== amber ==
## RSA_TOP
module RSA_TOP (
    clk, rst_n, in_valid,
    in_p, in_q, in_e, in_c,
    out_valid, out_m
);
input clk, rst_n, in_valid;
input [3:0] in_p, in_q;
input [7:0] in_e, in_c;
output reg out_valid;
output reg [7:0] out_m;
parameter WIDTH = 4 ;
parameter ST_IN = 0 ;
parameter ST_OUT = 1 ;  
reg current_state  ;
reg next_state  ;
reg  [WIDTH*2-1:0] c_text , c_wait_1 ;
reg  [WIDTH-1  :0] get_p, get_q ;
reg  [WIDTH*2-1:0] get_e ;
reg  [WIDTH*2-1:0] decrypted_text  ;
reg  [WIDTH*2-1:0] decrypted_text_wait_1  ;
wire [WIDTH*2-1:0] OUT_D, OUT_N ;
reg  [WIDTH*2-1:0] private_D , private_N ;
reg  [2:0] count_number ;
reg  [2:0] count_out ; 
integer i  ;
reg count_1 ;
always@(posedge clk, negedge rst_n)
begin
	if(!rst_n)
		begin
			count_1 <= 'd0 ;
		end
	else if (current_state == ST_IN)
		begin
			if (in_valid) begin
				if(count_1 !=1) 
					count_1 <= count_1 + 'd1 ;
			end
		end
	else
		count_1 <= 'd0 ;
end	
reg [2:0] count_8 ;
always@(posedge clk, negedge rst_n)
begin
	if(!rst_n)
		begin
			count_8 <= 'd0 ;
		end
	else if (current_state == ST_IN)
		begin
			if (in_valid) begin
				count_8 <= count_8 + 'd1 ;
			end
		end
	else if (current_state == ST_OUT)
		begin
			count_8 <= count_8 + 'd1 ;
		end
	else
		count_8 <= 'd0 ;
end
always@(posedge clk, negedge rst_n)
begin
	if(!rst_n)
		begin
			get_e <='d0;
			get_p <='d0;
			get_q <='d0;
		end
	else 
		begin
			if (count_1 == 0)
				begin
					get_e <= in_e ;
					get_p <= in_p ;
					get_q <= in_q ;
				end
		end	
end
always@(posedge clk, negedge rst_n)
begin
	if(!rst_n)
		begin
				c_text <= 'd0;
		end
	else if (current_state == ST_IN)
		begin
			if(in_valid ) 
				c_text <= in_c;
		end
end
always@ (posedge clk , negedge rst_n )begin
	if (!rst_n )begin
		c_wait_1 <= 'd0 ;
	end else begin
		c_wait_1 <= c_text ;
	end
end
always@(posedge clk, negedge rst_n)
begin
	if(!rst_n)begin
			private_D <= 'd0;
			private_N <= 'd0;
	end
	else if (current_state == ST_IN)begin
			if (count_1 == 1)begin
				private_D <= OUT_D;
				private_N <= OUT_N;
			end
	end
end
  ...
Size: ~16000 cells after synthesis, ~180 flip-flops, roughly 36 I/O pins.
clock: 53.3 ns
lec_check: 0
abc_area: 1
cap_margin: 25
cell_pad_in_sites_detail_placement: 1
cell_pad_in_sites_global_placement: 2
core_margin: 2
core_utilization: 40
cts_cluster_size: 31
gpl_routability_driven: 0
max_routing_layer: met4
min_routing_layer: met2
place_density_lb_addon: 0.1
setup_slack_margin: 5.0
slew_margin: 40
run.sh (not shown) runs the stock make flow with config.mk's settings and CLKGATE_MAP_FILE=.
amber never completed; the flow aborted with a tool error in 5_1_grt.
#### Input delta (violet over amber)
# amber
export LEC_CHECK = 0
export ABC_AREA = 1
export CAP_MARGIN = 25
export CELL_PAD_IN_SITES_DETAIL_PLACEMENT = 1
export CELL_PAD_IN_SITES_GLOBAL_PLACEMENT = 2
export CORE_MARGIN = 2
export CORE_UTILIZATION = 40
export CTS_CLUSTER_SIZE = 31
export GPL_ROUTABILITY_DRIVEN = 0
export MAX_ROUTING_LAYER = met4
export MIN_ROUTING_LAYER = met2
export PLACE_DENSITY_LB_ADDON = 0.1
export SETUP_SLACK_MARGIN = 5.0
export SLEW_MARGIN = 40
create_clock -name core_clock -period 53.3 [get_ports {clk}]
# violet
export LEC_CHECK = 0
export ABC_AREA = 1
export CAP_MARGIN = 20
export CELL_PAD_IN_SITES_DETAIL_PLACEMENT = 1
export CELL_PAD_IN_SITES_GLOBAL_PLACEMENT = 1
export CORE_MARGIN = 2
export CORE_UTILIZATION = 40
export CTS_CLUSTER_SIZE = 31
export GPL_ROUTABILITY_DRIVEN = 0
export MAX_ROUTING_LAYER = met4
export SLEW_MARGIN = 40
create_clock -name core_clock -period 53.3 [get_ports {clk}]
Findings:
- To summarise violet: no stage aborted, but the layout did not pass its checks, failing on setup timing.
- Chip area in the Yosys report: amber vs violet identical
- violet against amber: synthesized area comparable, post-synthesis average cell area roughly the same, initial core utilization ~0 delta, number of placed I/O pins flat, total of hold buffers inserted after clock tree synthesis saw little to no change.
- Maximum buffer depth of the clock tree, amber and violet: smaller value in amber
Modified inputs, juniper compared to violet
# violet
export LEC_CHECK = 0
export ABC_AREA = 1
export CAP_MARGIN = 20
export CELL_PAD_IN_SITES_DETAIL_PLACEMENT = 1
export CELL_PAD_IN_SITES_GLOBAL_PLACEMENT = 1
export CORE_MARGIN = 2
export CORE_UTILIZATION = 40
export CTS_CLUSTER_SIZE = 31
export GPL_ROUTABILITY_DRIVEN = 0
export MAX_ROUTING_LAYER = met4
export SLEW_MARGIN = 40
create_clock -name core_clock -period 53.3 [get_ports {clk}]
# juniper
export LEC_CHECK = 0
export CAP_MARGIN = 20
export CORE_MARGIN = 2
export CORE_UTILIZATION = 40
export SLEW_MARGIN = 20
create_clock -name core_clock -period 85.7 [get_ports {clk}]
[summary]
- In summary, juniper completed successfully, with a layout that passed the timing, design-rule and antenna checks.
- juniper ended up with a lower buffering overhead than violet did.
- Relative to violet, juniper improves final routed wirelength across all metal layers.
- From violet to juniper the numbers moved as follows: final cycle utilization of the critical path down 28 points, non-clock buffer count in the final layout down 3114, utilization down 12 points.
- Looking only at fill cell total of the finished layout, and setting everything else aside, the lower value of violet and juniper goes to juniper.
- Comparing violet and juniper, detailed-route via count is lower on juniper.
- [diff] shortest clock period the worst path allows after layout, juniper relative to violet: regression


Setup of v22:
RSA_TOP again, from the RTL that the note above started with.
clock: 90.0 ns
lec_check: 0
cap_margin: 35
core_margin: 10
core_utilization: 60
cts_cluster_diameter: 285
cts_cluster_size: 99
slew_margin: 20
tns_end_percent: 50
v22 finished all stages; the layout is clean.
Relative to v22, the following input files were edited for v34:
- CORE_UTILIZATION: 60 -> 40
- TNS_END_PERCENT: 50 -> unset
- CORE_MARGIN: 10 -> 5
[summary]
Against v22 as the reference, v34 delivers a lower non-clock buffer count.
[compare] base=v22 new=v34: filler cell count higher, global placement routability congestion lower, wire length lower, post-placement worst setup slack lower, maximum frequency higher.
Summary — slack of the worst reg-to-reg path, v34 relative to v22: higher, by 610 ps.
In v34, the cell area after layout came out 0.95% above the value in v22.
For v38, these inputs were changed with respect to v34:
- an added GPL_ROUTABILITY_DRIVEN of 0
- a change of SLEW_MARGIN from 20 to 5
- a change of CORE_UTILIZATION from 40 to 25
- a change of CORE_MARGIN from 5 to 10
- an added TNS_END_PERCENT of 5
==> comparison <==
Combined flip-flop and latch cell area delta (v34 -> v38): insignificant. Diff v34 -> v38 | horizontal die dimension | up by more than a quarter. Setup slack in v38 is larger than in v34. v34 was smaller in final cell area than v38. | required time of the worst setup path | lower: v34 |. Number of clock buffers in the layout ended up 10 higher on v38 than on v34. v34 reports its highest metal layer used by the detailed router as met5 while v38 reports met4. v38 and v34 ended up with roughly the same quantity of gates resized following cts.
Edits applied to the flow inputs when going from v38 to v8:
- CAP_MARGIN now 20, was 35
- CTS_CLUSTER_DIAMETER no longer set, was 285
- CTS_CLUSTER_SIZE no longer set, was 99
- CORE_MARGIN now 2, was 10
- SLEW_MARGIN now 20, was 5
- CORE_UTILIZATION now 40, was 25
- TNS_END_PERCENT no longer set, was 5
- GPL_ROUTABILITY_DRIVEN no longer set, was 0
- the clock period (ns, I/O delays scaled along) now 143.0, was 90.0
### Flow results
v38 → v8: sequential cell area saw little to no change, number of signal-net buffers in the layout shrank by 23%, count of nets after finishing decreased 58. Logic depth of the worst setup path including buffers, v38 and v8: higher on v38. Cell area | v8 vs v38 | v8 smaller. Going from v38 to v8, detailed-placement wirelength estimate went down by 4700 um; setup slack went up by 47260 ps. Relative to v38, count of clock-buffer cells in the layout has gone down in v8. Compared with v38, v8 shows worst hold slack higher by 3.1 ps. Between v38 and v8, clock period minus worst slack increased.


Starting RTL as in the previous note.
export LEC_CHECK = 0
export ABC_AREA = 1
export CAP_MARGIN = 20
export CORE_ASPECT_RATIO = 0.89
export CORE_MARGIN = 2
export CORE_UTILIZATION = 58
export CTS_CLUSTER_DIAMETER = 205
export CTS_CLUSTER_SIZE = 72
export GPL_TIMING_DRIVEN = 1
export MAX_ROUTING_LAYER = met4
export MIN_ROUTING_LAYER = met1
export PLACE_DENSITY = 0.5
export SLEW_MARGIN = 5
export TNS_END_PERCENT = 75
create_clock -name core_clock -period 72.4 [get_ports {clk}]
The first run completed without violations.
Next try:
CAP_MARGIN = 15   (was 20)
CORE_UTILIZATION = 71   (was 58)
CTS_CLUSTER_DIAMETER = 203   (was 205)
CTS_CLUSTER_SIZE = unset   (was 72)
HOLD_SLACK_MARGIN = -0.07   (was unset)
PLACE_DENSITY = unset   (was 0.5)
clock period = 58.4 ns   (was 72.4 ns; I/O delays follow)
- The new run aborted during 5_1_grt (ODB-0269)
- area after synthesis is unchanged
- die size shrinks by about a fifth
- synthesized cell count stays the same
Next try:
ABC_AREA = unset   (was 1)
CAP_MARGIN = 20   (was 15)
CORE_ASPECT_RATIO = unset   (was 0.89)
CORE_UTILIZATION = 40   (was 71)
CTS_CLUSTER_DIAMETER = unset   (was 203)
GPL_TIMING_DRIVEN = unset   (was 1)
HOLD_SLACK_MARGIN = unset   (was -0.07)
MAX_ROUTING_LAYER = unset   (was met4)
MIN_ROUTING_LAYER = unset   (was met1)
SLEW_MARGIN = 20   (was 5)
TNS_END_PERCENT = unset   (was 75)
clock period = 90.0 ns   (was 58.4 ns; I/O delays follow)
Outcome: With this change the flow went through all stages and came out clean; synthesized cell count came out lower by 12%; area after synthesis increases by 0.96%; die area increases by about 80%.
Next try:
HOLD_SLACK_MARGIN = 0.23   (was unset)
MAX_ROUTING_LAYER = met4   (was unset)
Area after synthesis stays the same.
Final cell count barely changes.
Wire length hardly moves.
Global-route usage rose by 0.62 points.
Setup slack improved by 0.063 ns.
Clock-buffer cell count is unchanged.
Die area stays the same.


Setup of job 5695:
RSA_TOP again, from the RTL that the note above started with.
make LEC_CHECK=0 CAP_MARGIN=20 CORE_ASPECT_RATIO=1.85 CORE_MARGIN=10 CORE_UTILIZATION=57 CTS_CLUSTER_DIAMETER=333 CTS_CLUSTER_SIZE=100 GPL_ROUTABILITY_DRIVEN=0 GPL_TIMING_DRIVEN=1 HOLD_SLACK_MARGIN=0.28 MAX_ROUTING_LAYER=met5 MIN_ROUTING_LAYER=met1 SLEW_MARGIN=5 TNS_END_PERCENT=5 finish   # period 120.0 ns
Relative to job 5695, the following input files were edited for job 9443:
Settings: clearing CTS_CLUSTER_SIZE, which used to be 100; clearing HOLD_SLACK_MARGIN, which used to be 0.28; clearing MAX_ROUTING_LAYER, which used to be met5; swapping 57 for 10 in CORE_UTILIZATION; clearing CORE_ASPECT_RATIO, which used to be 1.85; swapping 10 for 2 in CORE_MARGIN; swapping 5 for 20 in SLEW_MARGIN; clearing MIN_ROUTING_LAYER, which used to be met1; clearing GPL_TIMING_DRIVEN, which used to be 1; clearing GPL_ROUTABILITY_DRIVEN, which used to be 0; clearing CTS_CLUSTER_DIAMETER, which used to be 333; clearing TNS_END_PERCENT, which used to be 5; swapping 120.0 for 104.0 in the clock period (ns, I/O delays scaled along).
==> comparison <==
- Cmp job 9443 and job 5695 / minimum clock period after layout / higher: job 5695
- Against job 5695, job 9443 comes in about 400% higher on full die area.
- Compared with job 5695, job 9443 shows detailed placer's ending HPWL lower by 31 mm.
- Job 5695 → job 9443: final number of setup-violating endpoints roughly the same, antenna diode count shows a reduction of 5, fraction of standard cell area in multi-input logic fell 10 points, sequential cell area stayed essentially flat, number of clock buffer instances in the layout saw an increase.
- Between job 5695 and job 9443, number of instances in the placed design increased.
Relative to job 9443, the following input files were edited for job 7206:
Settings: CORE_UTILIZATION changed from 10 to 55; the clock period (ns, I/O delays scaled along) changed from 104.0 to 85.7.
Results
- Changes observed in job 7206 relative to job 9443: total half-perimeter wirelength after legalization and detailed placement +4.1%, maximum number of pins on one net before global-route repair dropped about 40%, wire length +about 4.6%.
The following lists how job 9385 was set up differently from job 7206:
Settings: ABC_AREA newly set to 1; CTS_CLUSTER_DIAMETER newly set to 230; CORE_UTILIZATION changed from 55 to 72; CAP_MARGIN changed from 20 to 15; the clock period (ns, I/O delays scaled along) changed from 85.7 to 61.1.
## What came out
Every stage of job 9385 finished as expected; the final checks, on the other hand, flagged capacitance limit, slew limit, setup timing, which means the layout fails. On data arrival time at the worst-slack endpoint: between job 7206 and job 9385, it ends up lower for job 9385. From job 7206 to job 9385 the numbers moved as follows: worst-case setup margin in the final layout went down, detailed-route wire length went up, global-route usage went up, register-to-register slack went down. Summary: with job 7206 as the reference, multi-input logic cell count in job 9385 moved up by a few percent. Job 9385 vs job 7206: global-route wire length before repair down by a few percent.
> inputs changed (job 9385 -> job 6506)
Settings: CAP_MARGIN now 40, was 15; CTS_CLUSTER_DIAMETER now 227, was 230; PLACE_DENSITY now 0.65, previously not set; CORE_ASPECT_RATIO now 0.5, previously not set; the clock period (ns, I/O delays scaled along) now 62.8, was 61.1.
### Flow results
Measured against each other, job 9385 and job 6506 differ in initial antenna violation count, the higher figure coming from job 9385.
Worst hold slack essentially unchanged between job 9385 and job 6506.
Between job 9385 and job 6506, the total track usage is higher for job 9385.
[flow] job 6506 | stages: complete | final checks: fail | reason: setup timing
Pin count of the biggest net entering global routing: higher on job 6506
Job 9385 leaves less setup margin than job 6506.


## run 1
RSA_TOP again, from the RTL that the note above started with.
==> flow/design.v (excerpt) <==
module RSA_TOP (
    clk, rst_n, in_valid,
    in_p, in_q, in_e, in_c,
    out_valid, out_m
);
clock: 14.4 ns
lec_check: 0
abc_area: 1
cap_margin: 20
core_margin: 2
core_utilization: 72
cts_cluster_size: 71
place_density_lb_addon: 0.2
setup_slack_margin: 2.16
slew_margin: 20
Run 1 did not finish; the tool stopped in 3_5_place_dp with error DPL-0038.
Inputs modified between run 1 and run 2:
--- a/flow/config.mk
+++ b/flow/config.mk
@@ -7,9 +7,5 @@
 export LEC_CHECK = 0
-export ABC_AREA = 1
 export CAP_MARGIN = 20
 export CORE_MARGIN = 2
-export CORE_UTILIZATION = 72
-export CTS_CLUSTER_SIZE = 71
-export PLACE_DENSITY_LB_ADDON = 0.2
-export SETUP_SLACK_MARGIN = 2.16
+export CORE_UTILIZATION = 68
 export SLEW_MARGIN = 20
==> flow/constraint.sdc <==
create_clock -name core_clock -period 25.5 [get_ports {clk}]
set_input_delay 5.1000 -clock core_clock [delete_from_list [all_inputs] [get_ports {clk}]]
set_output_delay 5.1000 -clock core_clock [all_outputs]
set_load 0.01 [all_outputs]
==> comparison <==
- Relative to run 1, fraction of the mapped netlist area in adder cells has decreased by 0.25 points in run 2.
- In run 2 relative to run 1, number of cells in the yosys synthesis report had gone down by more than 10%.
- Run 2 ends up with a horizontal die size that is about 3.4% higher than in run 1.
- The die used by run 2 is larger than the one used by run 1.
- Re yosys-reported design area after synthesis: run 2 is 0.96% up on run 1.
- Post-synthesis instance area | run 2 above run 1
- There was hardly any difference in sequential-to-total area share from yosys stat between run 1 and run 2.
- Run 2 did not finish; a tool error ended it in 4_1_cts.
Edits applied to the flow inputs when going from run 2 to run 3:
--- a/flow/config.mk
+++ b/flow/config.mk
@@ -7,5 +7,8 @@
 export LEC_CHECK = 0
+export ABC_AREA = 1
 export CAP_MARGIN = 20
 export CORE_MARGIN = 2
-export CORE_UTILIZATION = 68
+export CORE_UTILIZATION = 71
+export CTS_CLUSTER_DIAMETER = 224
+export HOLD_SLACK_MARGIN = -0.09
 export SLEW_MARGIN = 20
==> flow/constraint.sdc <==
create_clock -name core_clock -period 70.4 [get_ports {clk}]
set_input_delay 14.0800 -clock core_clock [delete_from_list [all_inputs] [get_ports {clk}]]
set_output_delay 14.0800 -clock core_clock [all_outputs]
set_load 0.01 [all_outputs]
## What came out
- Run 3 reached the final stage; the timing, design-rule and antenna checks on its layout passed.
- Going from run 2 to run 3, area inside the core boundary shrank by a few percent.
- In run 3, the post-synthesis instance total came out about 13% above the value in run 2.
- Measured against run 3, the detailed-placement wirelength estimate of run 2 comes out at 1.6 times the reference value.
- Against run 2, run 3 reports a chip area from the yosys synthesis statistics that is lower.
- Diff run 2 and run 3: placer's final routability congestion estimate higher in run 2
- Measured against each other, run 2 and run 3 differ in simple-gate share of the synthesized area, the lower figure coming from run 2.
- The fraction of the yosys area taken by sequential cells of run 3 and that of run 2 are within noise of each other.
- Diff run 2 -> run 3 | count of instantiated cells in the yosys netlist | up by more than 10%
- Per the comparison of run 3 with run 2, post-synthesis average cell area lost 0.97 um^2, overall chip area decreased by about 5% relative to the old numbers.
Inputs modified between run 3 and run 4:
--- a/flow/config.mk
+++ b/flow/config.mk
@@ -7,8 +7,6 @@
 export LEC_CHECK = 0
-export ABC_AREA = 1
 export CAP_MARGIN = 20
 export CORE_MARGIN = 2
-export CORE_UTILIZATION = 71
-export CTS_CLUSTER_DIAMETER = 224
-export HOLD_SLACK_MARGIN = -0.09
+export CORE_UTILIZATION = 72
+export SETUP_SLACK_MARGIN = 2.16
 export SLEW_MARGIN = 20
==> flow/constraint.sdc <==
create_clock -name core_clock -period 14.4 [get_ports {clk}]
set_input_delay 2.8800 -clock core_clock [delete_from_list [all_inputs] [get_ports {clk}]]
set_output_delay 2.8800 -clock core_clock [all_outputs]
set_load 0.01 [all_outputs]
Run 4: DPL-0033 in 3_5_place_dp -> run aborted. Status: y dimension of the die parity (run 4, run 3). The synthesized cell count reported for run 4 is smaller than that of run 3 by 1867. Count of cell types in the netlist: run 4 > run 3. Run 4 against run 3: area share of and/or/nand/nor cells after synthesis now sits lower; routability congestion estimate from global placement now sits higher; adder-cell share of the synthesized area now sits lower; synthesis area per yosys now sits higher; proportion of synthesized area in mux cells now sits higher. Sort run 3 and run 4 by post-synthesis xor/xnor area fraction asc -> top: run 4.
For run 5, these inputs were changed with respect to run 4:
--- a/flow/config.mk
+++ b/flow/config.mk
@@ -10,3 +10,6 @@
 export CORE_UTILIZATION = 72
+export CTS_CLUSTER_SIZE = 72
+export PLACE_DENSITY_LB_ADDON = 0.0
 export SETUP_SLACK_MARGIN = 2.16
 export SLEW_MARGIN = 20
+export TNS_END_PERCENT = 5
- Run 5 got as far as 3_5_place_dp, where a tool error ended the run.
- Diff run 4..run 5 | yosys synthesis chip area | unchanged
- Run 4 -> run 5: synthesized cell count delta 0, exact match
- Run 4 -> run 5: standard-cell row count delta 0, exact match
- Comparing run 5 with run 4, the compound-cell area share of the yosys netlist came out essentially unchanged.
- From run 4 to run 5, initial cell density of the core did not move at all.
- Last weighted congestion value of the routability-driven placer (higher): run 5
